## digital_loc
module digital_loc(
    input key_a,
    input key_b,
    input key_c,
    input key_d,
    input reset,
	 input clk,
    output [6:0] postion_state,
	 output  [3:0] x,
	 output reg [1:0] Led2,
	 output  [3:0] selector,
	 output reg dot,
	 output S_CLK,
	 output LR_CLK,
	 output M_CLK,
	 output  Sin
    );
export LEC_CHECK = 0
export ABC_AREA = 1
export CAP_MARGIN = 0
export CELL_PAD_IN_SITES_GLOBAL_PLACEMENT = 0
export CORE_MARGIN = 2
export CORE_UTILIZATION = 72
export CTS_CLUSTER_DIAMETER = 231
export GPL_TIMING_DRIVEN = 1
export MIN_ROUTING_LAYER = met1
export PLACE_DENSITY = 0.38
export SLEW_MARGIN = 5
create_clock -name core_clock -period 2.95 [get_ports {clk}]
run.sh (not shown) runs the stock make flow with config.mk's settings and CLKGATE_MAP_FILE=.
The first run completed and failed the layout checks on hold timing, setup timing.
Edit:
- ABC_AREA: 1 -> default
- CAP_MARGIN: 0 -> 20
- SLEW_MARGIN: 5 -> 20
The changed run finished but fails on setup timing.
Sequential share of layout area grows by 1.8 points.
Total power shrinks by 2.2%.
Non-clock buffer count grows by 48.
Maximum frequency shrinks by 0.34%.
Routed wire length shrinks by 21%.
Worst setup slack is worse by 0.010 ns.
Design area shrinks by 5.3%.
Global-route usage shrinks by 6.4 points.
Via count shrinks by 22%.

* * *

Starting RTL as in the previous note.
Design digital_loc, start of the top module:
module digital_loc(
    input key_a,
    input key_b,
    input key_c,
    input key_d,
    input reset,
	 input clk,
    output [6:0] postion_state,
	 output  [3:0] x,
	 output reg [1:0] Led2,
	 output  [3:0] selector,
	 output reg dot,
	 output S_CLK,
	 output LR_CLK,
	 output M_CLK,
	 output  Sin
    );
	  wire tick;
	 reg [3:0] min2; reg[3:0] min1; reg[2:0] H1; reg [3:0] H2;
	 reg [3:0] A_min2; reg [3:0] A_min1; reg [1:0] A_H1; reg [3:0] A_H2;
	 reg [5:0] sec;
	 ClockDivider twohundredHZ(clk, tick, reset);
	 wire tempa, tempb, tempc, tempd;
	 Debouncing a(key_a,clk,tick,reset,tempa),
					b(key_b,clk,tick,reset,tempb),
					c(key_c,clk,tick,reset,tempc),
					d(key_d,clk,tick,reset,tempd);
	 wire tempAA,tempBB,tempCC,tempDD;
	Rising_Edge_Detector		AA(tempa,clk,tick,reset,tempAA),
									BB(tempb,clk,tick,reset,tempBB),
									CC(tempc,clk,tick,reset,tempCC),
									DD(tempd,clk,tick,reset,tempDD);
integer interal_counter;
reg alarm_sound;
reg [20:0] old_value;
reg condition_alarm;
 reg [3:0] state, nextState;
parameter state_Clock=4'b0001        ,state_Adjust_min2= 4'b0010;
parameter state_Adjust_min1= 4'b0011 ,state_Adjust_H2= 4'b0100;
parameter state_Adjust_H1= 4'b0101   ,state_Adjust_Amin2= 4'b0110;
parameter state_Adjust_Amin1= 4'b0111,state_Adjust_AH2= 4'b1000;
parameter state_Adjust_AH1= 4'b1001  ,state_Pause=4'b1010;
parameter state_Stop_A= 4'b1011      , state_Adjust_X=4'b1111;
assign x = state;
always @(*)
	condition_alarm = (state == state_Adjust_Amin2) || (state == state_Adjust_Amin1) ||
	                  (state == state_Adjust_AH2)   || (state == state_Adjust_AH1);
always @ (*)
if(!tempAA && !tempBB   )
	nextState=state;
else
 case (state)
	state_Clock: begin if(tempAA) nextState = state_Adjust_min2;
	else if(tempBB) nextState =state_Pause;
  ...
==> flow/config.mk <==
export PLATFORM = sky130hd
export DESIGN_NAME = digital_loc
export DESIGN_NICKNAME = digital_loc
export VERILOG_FILES = /design/flow/design.v
export SDC_FILE = /design/flow/constraint.sdc
export NUM_CORES = 4
export LEC_CHECK = 0
export CAP_MARGIN = 15
export CELL_PAD_IN_SITES_DETAIL_PLACEMENT = 1
export CELL_PAD_IN_SITES_GLOBAL_PLACEMENT = 1
export CORE_ASPECT_RATIO = 0.84
export CORE_MARGIN = 2
export CORE_UTILIZATION = 47
export CTS_CLUSTER_DIAMETER = 32
export GPL_ROUTABILITY_DRIVEN = 1
export GPL_TIMING_DRIVEN = 1
export MAX_ROUTING_LAYER = met5
export MIN_ROUTING_LAYER = met1
export PLACE_DENSITY_LB_ADDON = 0.06
export SLEW_MARGIN = 20
export TNS_END_PERCENT = 75
==> flow/constraint.sdc <==
create_clock -name core_clock -period 7.93 [get_ports {clk}]
set_input_delay 1.5860 -clock core_clock [delete_from_list [all_inputs] [get_ports {clk}]]
set_output_delay 1.5860 -clock core_clock [all_outputs]
set_load 0.01 [all_outputs]
The first run ran to the end with no violations.
==> next run, changes <==
- CAP_MARGIN: 15 -> 20
- CELL_PAD_IN_SITES_DETAIL_PLACEMENT: 1 -> default
- CELL_PAD_IN_SITES_GLOBAL_PLACEMENT: 1 -> default
- CORE_ASPECT_RATIO: 0.84 -> default
- CORE_UTILIZATION: 47 -> 29
- CTS_CLUSTER_DIAMETER: 32 -> default
- GPL_ROUTABILITY_DRIVEN: 1 -> default
- GPL_TIMING_DRIVEN: 1 -> default
- MAX_ROUTING_LAYER: met5 -> default
- MIN_ROUTING_LAYER: met1 -> default
- PLACE_DENSITY_LB_ADDON: 0.06 -> default
- TNS_END_PERCENT: 75 -> default
- clock period: 7.93 -> 5.3 ns (I/O delays scaled with it)
Result:
- The new run finished with timing, DRC and antenna clean
- cell count came out higher by 9.0%
- sequential share of layout area came out higher by 1.5 points
- wire length came out lower by 13%
==> next run, changes <==
- CORE_UTILIZATION: 29 -> 70
- clock period: 5.3 -> 4.47 ns (I/O delays scaled with it)
The changed run finished with timing, DRC and antenna clean.
Global-route usage came out higher by 17 points.
Hold slack gets worse by 0.087 ns.
Register-to-register slack gets worse by 0.62 ns.
First-iteration DRC count came out higher by 39%.
Total power came out higher by about 15%.
Worst setup slack gets worse by 0.70 ns.
Via count came out higher by 1.4%.
==> next run, changes <==
- CTS_CLUSTER_DIAMETER: default -> 44
- SETUP_SLACK_MARGIN: default -> 2.97
- clock period: 4.47 -> 10.0 ns (I/O delays scaled with it)
Effect: The changed run finished clean. Wire length barely changes. Die area stays the same. First-iteration DRC count climbs by 7.1%. Flip-flop count stays the same. Non-clock buffer count drops by 6.
==> next run, changes <==
- ABC_AREA: default -> 0
- CAP_MARGIN: 20 -> 10
- CELL_PAD_IN_SITES_GLOBAL_PLACEMENT: default -> 3
- CORE_MARGIN: 2 -> 10
- CORE_UTILIZATION: 70 -> 24
- CTS_CLUSTER_DIAMETER: 44 -> default
- CTS_CLUSTER_SIZE: default -> 15
- GPL_ROUTABILITY_DRIVEN: default -> 0
- GPL_TIMING_DRIVEN: default -> 0
- MAX_ROUTING_LAYER: default -> met5
- SETUP_SLACK_MARGIN: 2.97 -> default
- SLEW_MARGIN: 20 -> 5
- TNS_END_PERCENT: default -> 75
After rerunning: Cell area is higher by 5.9%. Synthesized cell count is unchanged. Hold slack is about the same. Global-route usage goes down by 18 points.
==> next run, changes <==
- ABC_AREA: 0 -> default
- CAP_MARGIN: 10 -> 20
- CELL_PAD_IN_SITES_GLOBAL_PLACEMENT: 3 -> default
- CORE_MARGIN: 10 -> 2
- CORE_UTILIZATION: 24 -> 58
- CTS_CLUSTER_SIZE: 15 -> default
- GPL_ROUTABILITY_DRIVEN: 0 -> default
- GPL_TIMING_DRIVEN: 0 -> default
- MAX_ROUTING_LAYER: met5 -> default
- SLEW_MARGIN: 5 -> 20
- TNS_END_PERCENT: 75 -> default
- clock period: 10.0 -> 6.89 ns (I/O delays scaled with it)
What happened:
- utilization climbs by 36 points
- power climbs by a quarter to a third
- critical path depth does not change
- global-route usage climbs by 13 points
- sequential power climbs by well over a third
- design area drops by a few percent
- routed wire length drops by a quarter to a third
- first-iteration DRC count climbs by a few percent
- synthesized area is unchanged
- cell count drops by about a fifth
- sequential cell count stays the same
Power is estimated from default activity; no workload was simulated.
